Setup of north:
// eth_rx
module eth_rx (
    input wire i_clk,
    input wire i_reset,
    input wire [31:0] i_xver_rx_data,
    output logic [31:0] m00_axis_tdata,
    output logic [3:0] m00_axis_tkeep,
    output logic m00_axis_tvalid,
    output logic m00_axis_tlast,
    output logic m00_axis_tuser
);
Size in the first run: roughly 6200 cells after synthesis, about 0.036 sq mm of cells after synthesis.
==> flow/config.mk <==
export PLATFORM = sky130hd
export DESIGN_NAME = eth_rx
export DESIGN_NICKNAME = eth_rx
export VERILOG_FILES = /design/flow/design.v
export SDC_FILE = /design/flow/constraint.sdc
export NUM_CORES = 4
export LEC_CHECK = 0
export ABC_AREA = 1
export CAP_MARGIN = 35
export CELL_PAD_IN_SITES_DETAIL_PLACEMENT = 1
export CELL_PAD_IN_SITES_GLOBAL_PLACEMENT = 2
export CORE_ASPECT_RATIO = 0.81
export CORE_MARGIN = 2
export CORE_UTILIZATION = 29
export CTS_CLUSTER_DIAMETER = 215
export GPL_TIMING_DRIVEN = 1
export MAX_ROUTING_LAYER = met4
export SLEW_MARGIN = 20
==> flow/constraint.sdc <==
create_clock -name core_clock -period 6.5 [get_ports {i_clk}]
set_input_delay 1.3000 -clock core_clock [delete_from_list [all_inputs] [get_ports {i_clk}]]
set_output_delay 1.3000 -clock core_clock [all_outputs]
set_load 0.01 [all_outputs]
run.sh (not shown) runs the stock make flow with config.mk's settings and CLKGATE_MAP_FILE=.
north has completed all stages; timing, DRC and antenna checks passed.
The inputs of south differ from those of north as listed below.
Settings: CAP_MARGIN: 35 -> 10; CELL_PAD_IN_SITES_DETAIL_PLACEMENT: 1 -> unset; CORE_ASPECT_RATIO: 0.81 -> unset; CTS_CLUSTER_SIZE: unset -> 53; CTS_CLUSTER_DIAMETER: 215 -> 138; CELL_PAD_IN_SITES_GLOBAL_PLACEMENT: 2 -> unset; MAX_ROUTING_LAYER: met4 -> unset; GPL_TIMING_DRIVEN: 1 -> unset; CORE_UTILIZATION: 29 -> 70; the clock period (ns, I/O delays scaled along): 6.5 -> 3.25.
Results
The remaining runs in north and south completed every stage, whereas south halted early. The log for south ends in global routing with error GRT-0232, so the run never completed. Area of the placeable core (south vs. north) decreases by more than half. south vs. north: die area fell about 60%; number of buffers inserted by post-CTS setup repair now sits higher; site row count saw a decrease; number of buffers created by CTS fell 43; total cell area reported by yosys after synthesis about even. [compare] base=north new=south: total half-perimeter wirelength after legalization and detailed placement dropped 39 mm, final estimated routing congestion in global placement climbed 28%, cell area after placement climbed about 12%, proportion of register bits with asynchronous set or reset after synthesis barely changed, number of H-tree branching levels dropped 1.
> inputs changed (south -> east)
Settings: CAP_MARGIN now 20, was 10; CTS_CLUSTER_DIAMETER no longer set, was 138; ABC_AREA no longer set, was 1; CTS_CLUSTER_SIZE no longer set, was 53; CORE_UTILIZATION now 29, was 70; the clock period (ns, I/O delays scaled along) now 9.5, was 3.25.
Notes after the runs:
Per the final summary, east finished and its layout is clean on timing, DRC and antenna. The lower number of buffers created by CTS came out of south. For the fraction of synthesized cell area in xor and xnor cells, east came in 11 points higher than south did. Diff south -> east | post-synthesis chip area from yosys | increase of 2.3%.
For west, these inputs were changed with respect to east:
Settings: CORE_UTILIZATION changed from 29 to 40; the clock period (ns, I/O delays scaled along) changed from 9.5 to 6.5.
### Flow results
Per the comparison of west with east, switching part of the total power has remained practically unchanged, number of global-route vias before repair has increased, period utilization has increased.

---

Setup of run a:
eth_rx again, from the RTL that the note above started with.
Settings: LEC_CHECK=0, ABC_AREA=1, CAP_MARGIN=35, CELL_PAD_IN_SITES_DETAIL_PLACEMENT=1, CELL_PAD_IN_SITES_GLOBAL_PLACEMENT=1, CORE_ASPECT_RATIO=0.81, CORE_MARGIN=2, CORE_UTILIZATION=56, CTS_CLUSTER_DIAMETER=215, GPL_TIMING_DRIVEN=1, MAX_ROUTING_LAYER=met4, SLEW_MARGIN=20; clock period 6.5 ns.
Run a failed in global routing with GRT-0232.
#### Input delta (run b over run a)
- CELL_PAD_IN_SITES_GLOBAL_PLACEMENT: 1 -> unset
- CELL_PAD_IN_SITES_DETAIL_PLACEMENT: 1 -> unset
- GPL_TIMING_DRIVEN: 1 -> unset
- CAP_MARGIN: 35 -> 20
- CORE_ASPECT_RATIO: 0.81 -> unset
- MAX_ROUTING_LAYER: met4 -> unset
- CTS_CLUSTER_DIAMETER: 215 -> 29
- ABC_AREA: 1 -> unset
- SETUP_SLACK_MARGIN: unset -> 1.32
- CORE_UTILIZATION: 56 -> 68
- the clock period (ns, I/O delays scaled along): 6.5 -> 5.97
[summary]
Run b: it failed with a tool error in global routing, so there are no final results.
Number of resized instances in the post-cts repair step (run b over run a): increase, 160
[compare] base=run a new=run b: count of mapped cells out of synthesis fell 23%; parity-gate share of the synthesized area counting xor and xnor cells increased by 11 points relative to the old numbers; sequential cell area fraction in the yosys report has decreased; number of placement rows now larger; number of sinks handled by clock tree synthesis now sits at about the same level.
In run b, number of buffers inserted during clock tree synthesis is higher than in run a.
Between run a and run b, the flow reports count of instantiated cells in the yosys netlist decreasing by more than 10%.
Compared with run a, run b shows a area after synthesis that is about 2.3% higher.

---

== v26 ==
Starting RTL as in the previous note.
clock: 8.38 ns
lec_check: 0
abc_area: 1
cap_margin: 0
cell_pad_in_sites_detail_placement: 0
core_margin: 2
core_utilization: 65
cts_cluster_diameter: 354
gpl_timing_driven: 1
hold_slack_margin: 0.29
place_density_lb_addon: 0.06
slew_margin: 20
Modified inputs, v15 compared to v26
Settings: CAP_MARGIN changed from 0 to 20; CELL_PAD_IN_SITES_DETAIL_PLACEMENT removed (was 0); HOLD_SLACK_MARGIN removed (was 0.29); CORE_UTILIZATION changed from 65 to 40; PLACE_DENSITY_LB_ADDON removed (was 0.06); GPL_TIMING_DRIVEN removed (was 1); CTS_CLUSTER_DIAMETER removed (was 354); ABC_AREA removed (was 1); the clock period (ns, I/O delays scaled along) changed from 8.38 to 6.29.
--- outcome ---
v15 vs v26: detailed-route vias per instance down
Against v26, v15 reports a first-pass iteration count of the detailed router that is lower.
In v15 the worst slack on hold paths turned out 0.030 ns higher than in v26.
Die area: v15 higher than v26
Critical path launch point = term_loc[0]$_SDFF_PP0_: v15; critical path launch point = term_loc[2]$_SDFF_PP0_: v26
Looking at worst setup slack for register-to-register paths across both flows, v15 is the weaker of the two, with v26 ahead.
Of the two values seen for highest metal layer with signal wires, met5 was produced by v26 and met4 by v15.
When the final numbers for v26 and v15 were put side by side, the final wirelength turned out to be greater in v26.
The relative area change from synthesis to final layout reported for v15 is greater than that of v26 by 4.0 points.
v26 → v15: final critical-path setup slack saw a decrease; final cell count dropped 13%; global-route usage fell 23 points; sum of internal, switching and leakage power +2.3 mW.
Inputs modified between v15 and v46:
Settings: CTS_CLUSTER_DIAMETER now 321, previously not set; CORE_UTILIZATION now 72, was 40; CTS_CLUSTER_SIZE now 98, previously not set; ABC_AREA now 1, previously not set; TNS_END_PERCENT now 10, previously not set; the clock period (ns, I/O delays scaled along) now 3.3, was 6.29.
==> results <==
- Run status, v46: aborted in global routing (5_1_grt), error GRT-0116
- v15 | status: complete | timing, DRC, antenna: pass
- Number of nets produced by synthesis (v46 vs. v15) increases by more than a quarter
- Taking v15 as 1.0, v46 lands at 1.10 on detailed placer's ending HPWL.
- Number of distinct standard cells referenced by the synthesized netlist was lower in v46 than in v15.
- Per the comparison of v46 with v15, area of the synthesized netlist per yosys stat has decreased; total clock buffers created by CTS fell by 44.
- There was hardly any difference in post-synthesis share of cell area spent on full adders, half adders and majority gates between v46 and v15.
- v46 -> v15: count of boundary I/O pins delta 0, exact match
- Taking v15 over v46, the number of cells after detailed placement ratio works out to 0.79.
- Diff v15 -> v46: final estimated routing congestion in global placement climbed about 26%, area share of and-or/or-and cells after synthesis saw a decrease, count of cells resized by post-cts repair went up by 331.
Edits applied to the flow inputs when going from v46 to v22:
Settings: ABC_AREA removed (was 1); TNS_END_PERCENT removed (was 10); SETUP_SLACK_MARGIN newly set to -0.31; CORE_UTILIZATION changed from 72 to 68; CTS_CLUSTER_SIZE changed from 98 to 20; CTS_CLUSTER_DIAMETER removed (was 321); the clock period (ns, I/O delays scaled along) changed from 3.3 to 5.05.
==> results <==
The flow completed for v22, but it is not clean: the layout still shows setup timing. Of v22 and v46, it is v22 that has the higher number of buffers created by CTS. Number of post-CTS setup repair buffers (v22 over v46): decrease, 59. Going from v46 to v22, the mapped cell area was found to have gone up by about 2.3%. Against v46, number of cells in the yosys synthesis report in v22 fell by more than 10%.

---

delta:
Starting RTL as in the previous note.
clock: 4.78 ns
lec_check: 0
cap_margin: 15
core_margin: 2
core_utilization: 71
cts_cluster_size: 96
gpl_routability_driven: 1
gpl_timing_driven: 0
max_routing_layer: met4
min_routing_layer: met1
place_density_lb_addon: 0.11
setup_slack_margin: 1.03
slew_margin: 25
delta did not finish; a tool error ended it in global routing.
Relative to delta, the following input files were edited for beta:
# delta
export LEC_CHECK = 0
export CAP_MARGIN = 15
export CORE_MARGIN = 2
export CORE_UTILIZATION = 71
export CTS_CLUSTER_SIZE = 96
export GPL_ROUTABILITY_DRIVEN = 1
export GPL_TIMING_DRIVEN = 0
export MAX_ROUTING_LAYER = met4
export MIN_ROUTING_LAYER = met1
export PLACE_DENSITY_LB_ADDON = 0.11
export SETUP_SLACK_MARGIN = 1.03
export SLEW_MARGIN = 25
create_clock -name core_clock -period 4.78 [get_ports {i_clk}]
# beta
export LEC_CHECK = 0
export CAP_MARGIN = 20
export CORE_MARGIN = 2
export CORE_UTILIZATION = 33
export SLEW_MARGIN = 20
create_clock -name core_clock -period 8.65 [get_ports {i_clk}]
Notes after the runs:
- beta: PASS, flow complete, no timing, DRC or antenna violations
- Summary of the comparison: number of buffers inserted during clock tree synthesis is higher in beta, relative to delta.
- Measured against each other, beta and delta differ in number of instances resized during post-cts repair, the lower figure coming from beta.
- beta against delta: routability-driven placement congestion ratio saw a decrease; die height saw an increase; buffers inserted during post-CTS setup optimization saw a decrease.
- delta and beta ended up with roughly the same synthesized area.

---

eth_rx again, from the RTL that the note above started with.
make LEC_CHECK=0 ABC_AREA=1 CAP_MARGIN=40 CORE_MARGIN=2 CORE_UTILIZATION=72 CTS_CLUSTER_DIAMETER=374 CTS_CLUSTER_SIZE=98 SLEW_MARGIN=20 TNS_END_PERCENT=10 finish   # period 3.3 ns
The starting point died in global routing.
==> next run, changes <==
- CAP_MARGIN: 40 -> 20
- CORE_ASPECT_RATIO: not set -> 0.5
- CTS_CLUSTER_DIAMETER: 374 -> 321
- clock period: 3.3 -> 2.78 ns (I/O delays scaled with it)
What happened: The new run stopped in global routing with GRT-0116; area after synthesis stays the same; die size hardly moves; synthesized cell count is unchanged.
==> next run, changes <==
- ABC_AREA: 1 -> not set
- CORE_ASPECT_RATIO: 0.5 -> not set
- CORE_UTILIZATION: 72 -> 61
- CTS_CLUSTER_DIAMETER: 321 -> not set
- CTS_CLUSTER_SIZE: 98 -> not set
- SETUP_SLACK_MARGIN: not set -> 1.32
- TNS_END_PERCENT: 10 -> not set
- clock period: 2.78 -> 4.79 ns (I/O delays scaled with it)
After rerunning: With this change the flow finished with setup timing left; die size rose by 20%; area after synthesis is higher by 2.3%; synthesized cell count went down by 23%.

---

Setup of run 1:
eth_rx again, from the RTL that the note above started with.
Settings: LEC_CHECK=0, CAP_MARGIN=0, CELL_PAD_IN_SITES_DETAIL_PLACEMENT=2, CORE_MARGIN=7, CORE_UTILIZATION=51, GPL_ROUTABILITY_DRIVEN=0, GPL_TIMING_DRIVEN=1, MAX_ROUTING_LAYER=met5, MIN_ROUTING_LAYER=met2, PLACE_DENSITY=0.52, SETUP_SLACK_MARGIN=1.4, SLEW_MARGIN=20, TNS_END_PERCENT=70; clock period 5.96 ns.
FAIL run 1 @ detailed placement: tool exited with error
Edits applied to the flow inputs when going from run 1 to run 2:
Settings: CORE_UTILIZATION: 51 -> 40; PLACE_DENSITY: 0.52 -> unset; GPL_ROUTABILITY_DRIVEN: 0 -> unset; CELL_PAD_IN_SITES_DETAIL_PLACEMENT: 2 -> unset; GPL_TIMING_DRIVEN: 1 -> unset; TNS_END_PERCENT: 70 -> unset; CAP_MARGIN: 0 -> 20; MAX_ROUTING_LAYER: met5 -> unset; SETUP_SLACK_MARGIN: 1.4 -> unset; CORE_MARGIN: 7 -> 2; MIN_ROUTING_LAYER: met2 -> unset; the clock period (ns, I/O delays scaled along): 5.96 -> 6.16.
### Flow results
- The flow did not stop early for run 2: all stages ran, and the layout cleared the timing, design-rule and antenna checks.
- Reported for run 1 and run 2, simple-gate portion of the synthesized area turned out identical to the last digit.
- Between run 2 and run 1, the adder-cell area share of the yosys netlist does not differ in any meaningful way.
- Area of the die, run 1 and run 2: lower on run 1
- Between run 1 and run 2, the flow reports area of the placeable core increasing by more than a quarter.
- Going from run 1 to run 2, share of the core filled by cells before placement shrinks by 11 points.
- The floorplan die width in run 2 is 1.09 times that in run 1.
Inputs modified between run 2 and run 3:
Settings: PLACE_DENSITY newly set to 0.64; CORE_UTILIZATION changed from 40 to 70; CTS_CLUSTER_SIZE newly set to 20; CTS_CLUSTER_DIAMETER newly set to 339; MAX_ROUTING_LAYER newly set to met4; the clock period (ns, I/O delays scaled along) changed from 6.16 to 4.69.
Results
Run 3 ended with less level count of the clock H-tree than run 2.
Summary of run 3 over run 2: wire length went up by about 9%; critical path data required time went down by 1.52 ns; via count went up by 15%.
STATUS global-route wire length before repair: run 3 loses against run 2
Going from run 2 to run 3, number of global-route vias before repair grew by more than 10%.
Although it ran to completion, run 3 produced a layout that fails the final checks because of setup timing.
Run 3 reports its topmost layer with routed signal wires as met4 while run 2 reports met5.
[compare] base=run 2 new=run 3: part of the total power dissipated in the clock network went down by 12 points; buffer and inverter count on the worst path now larger; area of all placed cells without fillers went up.
Looking at slowest cell on the critical path, the or4_1 result is from run 2; the xnor3_1 one comes from run 3.
Changes in run 4 relative to run 3:
Settings: SETUP_SLACK_MARGIN now 1.48, previously not set; TNS_END_PERCENT now 5, previously not set; PLACE_DENSITY no longer set, was 0.64; PLACE_DENSITY_LB_ADDON now 0.0, previously not set; the clock period (ns, I/O delays scaled along) now 5.39, was 4.69.
## What came out
[flow] run 4 | stages: complete | final checks: fail | reason: setup timing
Standard cell area after detailed placement of run 4 falls short of that of run 3 by a few percent.
Fraction of met1 tracks used by global routing, run 4 and run 3: higher on run 3
In run 4, the power share of the clock group came out 0.4 points above the value in run 3.
Delta (run 4 minus run 3): final cell count fell 250; clock period minus final worst setup slack rose 0.15 ns; worst setup timing slack at the placement stage rose 0.63 ns; share of the final layout cell area in multi-input gates rose 2.9 points; layout overhead on the synthesized area fell 5.0 points.
Compared with run 3, run 4 shows a setup slack after layout that is 0.55 ns higher.
Changes in run 5 relative to run 4:
Settings: TNS_END_PERCENT no longer set, was 5; PLACE_DENSITY_LB_ADDON now 0.03, was 0.0; SETUP_SLACK_MARGIN now 1.53, was 1.48.
==> comparison <==
- Re total of flip-flops plus latches after synthesis: no difference whatsoever between run 4 and run 5.
- On quantity of gates resized following cts: between run 5 and run 4, it ends up lower for run 4.
- Going from run 4 to run 5, minimum setup slack after placement climbed 0.083 ns, number of standard cells after synthesis about even, proportion of synthesized flip-flops having asynchronous set or reset about even, die height level, instance area at placement rose by 0.66%.
- Run 5 | ERROR | global routing
- Area fraction in compound gates: run 5 vs run 4 identical
- As far as multiplexer fraction of the synthesized cell area goes, run 4 and run 5 are indistinguishable; the numbers are identical.
- Summary of run 5 over run 4: final estimated routing congestion in global placement down about 1%; post-CTS setup-driven buffer insertion count up 66.

---

amber:
Starting RTL as in the previous note.
export LEC_CHECK = 0
export ABC_AREA = 1
export CAP_MARGIN = 10
export CORE_MARGIN = 2
export CORE_UTILIZATION = 72
export CTS_CLUSTER_DIAMETER = 138
export CTS_CLUSTER_SIZE = 53
export HOLD_SLACK_MARGIN = 0.07
export PLACE_DENSITY = 0.63
export SETUP_SLACK_MARGIN = 0.28
export SLEW_MARGIN = 20
create_clock -name core_clock -period 3.56 [get_ports {i_clk}]
amber: it failed during 5_1_grt, and the tool reported GRT-0116.
> inputs changed (amber -> pepper)
Settings: ABC_AREA no longer set, was 1; CTS_CLUSTER_SIZE now 20, was 53; PLACE_DENSITY now 0.66, was 0.63; CAP_MARGIN now 20, was 10; CTS_CLUSTER_DIAMETER no longer set, was 138; SETUP_SLACK_MARGIN now -0.31, was 0.28; HOLD_SLACK_MARGIN now 0.3, was 0.07; the clock period (ns, I/O delays scaled along) now 5.05, was 3.56.
### Flow results
The final report for pepper shows a completed flow and a layout that fails verification, specifically negative setup slack.
| xor/xnor share of the synthesized area | pepper vs amber | 11 points higher |
Chip footprint went up by a few percent going from amber to pepper.
Compared with amber, pepper shows total cells reported by yosys after synthesis that has gone down by more than 10%.
Summary of pepper over amber: synthesized area went up by about 2.3%, mean cell area of the mapped netlist went up by about 33%.
The following lists how harbor was set up differently from pepper:
Settings: GPL_TIMING_DRIVEN: unset -> 1; CELL_PAD_IN_SITES_DETAIL_PLACEMENT: unset -> 0; PLACE_DENSITY: 0.66 -> 0.64; CTS_CLUSTER_DIAMETER: unset -> 350; HOLD_SLACK_MARGIN: 0.3 -> unset; MAX_ROUTING_LAYER: unset -> met4; SETUP_SLACK_MARGIN: -0.31 -> unset; the clock period (ns, I/O delays scaled along): 5.05 -> 5.33.
Notes after the runs:
When harbor is set beside pepper, its proportion of power drawn by the clock network turns out to be 12 points smaller.
From the logs: harbor reached the end of the flow and failed the layout checks with negative setup slack.
Summary of harbor over pepper: wire length of the first global-routing pass -8.6%; final non-filler cell area -3.8%; first-iteration DRC count decreased 1030; routed length on met1 now smaller; wire length per cell after detailed routing fell by about 6%.
The final setup slack of the worst path of harbor exceeds that of pepper by 0.32 ns.
Power figures rest on the tool's default switching activity, not on a simulated workload.
